main:
// mac_16bit
module mac_16bit(out_rounded,md,mr,clk,rst);
output reg [26:0] out_rounded;
input [15:0] md,mr;               
input clk,rst;
reg [15:0] MD,MR;
reg [39:0] acc;
wire [39:0] mult_out;
wire [17:0] PP0,PP1,PP2,PP3,PP4,PP5,PP6,PP7,PP8;
reg [31:0] PP0_reg,PP1_reg,PP2_reg,PP3_reg,PP4_reg,PP5_reg,PP6_reg,PP7_reg,PP8_reg;
wire [31:0] PP0_FULL,PP1_FULL,PP2_FULL,PP3_FULL,PP4_FULL,PP5_FULL,PP6_FULL,PP7_FULL,PP8_FULL;
wire [7:0] neg;
wire [31:0] sum0,carry0,sum1,carry1,sum2,carry2,sum3,carry3,sum4,carry4,sum5,carry5,sum6,carry6;
wire [39:0] new_acc;
reg [2:0] setup_count;
reg setup_completed;
reg [8:0] count;
generatePartialProducts PP(.PP0(PP0),.PP1(PP1),.PP2(PP2),.PP3(PP3),.PP4(PP4),.PP5(PP5),.PP6(PP6),.PP7(PP7),.PP8(PP8),.neg(neg),.MD(MD),.MR(MR));
genvar i;
assign PP0_FULL[16:0] = PP0;
for(i=31; i>16; i=i-1) begin
  assign PP0_FULL[i] = PP0_FULL[16];
end
assign PP1_FULL[18:2] = PP1;
for(i=31; i>18; i=i-1) begin
  assign PP1_FULL[i] = PP1_FULL[18];
end
assign PP1_FULL[1] = 1'b0;
assign PP1_FULL[0] = neg[0];
assign PP2_FULL[20:4] = PP2;
for(i=31; i>20; i=i-1) begin
  assign PP2_FULL[i] = PP2_FULL[20];
end
assign PP2_FULL[3] = 1'b0;
assign PP2_FULL[2] = neg[1];
for(i=0; i<2; i=i+1) begin
  assign PP2_FULL[i] = 1'b0;
end
assign PP3_FULL[22:6] = PP3;
for(i=31; i>22; i=i-1) begin
  assign PP3_FULL[i] = PP3_FULL[22];
end
assign PP3_FULL[5] = 1'b0;
assign PP3_FULL[4] = neg[2];
for(i=0; i<4; i=i+1) begin
  assign PP3_FULL[i] = 1'b0;
end
assign PP4_FULL[24:8] = PP4;
for(i=31; i>24; i=i-1) begin
  assign PP4_FULL[i] = PP4_FULL[24];
end
assign PP4_FULL[7] = 1'b0;
assign PP4_FULL[6] = neg[3];
for(i=0; i<6; i=i+1) begin
  assign PP4_FULL[i] = 1'b0;
end
assign PP5_FULL[26:10] = PP5;
for(i=31; i>26; i=i-1) begin
  assign PP5_FULL[i] = PP5_FULL[26];
end
assign PP5_FULL[9] = 1'b0;
assign PP5_FULL[8] = neg[4];
for(i=0; i<8; i=i+1) begin
  assign PP5_FULL[i] = 1'b0;
end
assign PP6_FULL[28:12] = PP6;
for(i=31; i>28; i=i-1) begin
  assign PP6_FULL[i] = PP6_FULL[28];
end
assign PP6_FULL[11] = 1'b0;
assign PP6_FULL[10] = neg[5];
for(i=0; i<10; i=i+1) begin
  ...
For scale: about 2400 cells after synthesis, about 260 flip-flops, ~20000 µm² of cells after synthesis.
clock: 5.44 ns
lec_check: 0
cap_margin: 20
core_aspect_ratio: 0.89
core_margin: 2
core_utilization: 72
cts_cluster_size: 31
place_density_lb_addon: 0.0
setup_slack_margin: -0.38
slew_margin: 20
run.sh (not shown) runs the stock make flow with config.mk's settings and CLKGATE_MAP_FILE=.
main: complete, dirty (negative setup slack)
Edits applied to the flow inputs when going from main to the feature branch:
diff --git a/flow/config.mk b/flow/config.mk
--- a/flow/config.mk
+++ b/flow/config.mk
@@ -9 +8,0 @@
-export CORE_ASPECT_RATIO = 0.89
@@ -12 +11 @@
-export CTS_CLUSTER_SIZE = 31
+export CTS_CLUSTER_SIZE = 40
@@ -14 +12,0 @@
-export SETUP_SLACK_MARGIN = -0.38
==> flow/constraint.sdc <==
create_clock -name core_clock -period 3.73 [get_ports {clk}]
set_input_delay 0.7460 -clock core_clock [delete_from_list [all_inputs] [get_ports {clk}]]
set_output_delay 0.7460 -clock core_clock [all_outputs]
set_load 0.01 [all_outputs]
==> comparison <==
- Status for the feature branch and main: no clean run
- The flow completed for main, but it is not clean: the layout still shows negative setup slack.
- For number of DRC markers after the initial detailed-route iteration, dividing the value from the feature branch by the value from main gives 1.3.
- Summary of the feature branch over main: total cell area at the placement stage went up, overall power after layout went up, power dissipated in the clock network went up.
- Core utilization of the finished layout, the feature branch and main: lower on main
- The feature branch -> main: multiplexer fraction of the synthesized cell area delta 0, exact match
- main has lower aggregate global-route resource usage than the feature branch.
- Diff main -> the feature branch: tally of clock buffers in the finished layout up about 10%; final cell count up 67; die size flat; data arrival time at the worst-slack endpoint up 0.46 ns.
No activity file was given, so power comes from the tool's default toggle rates.
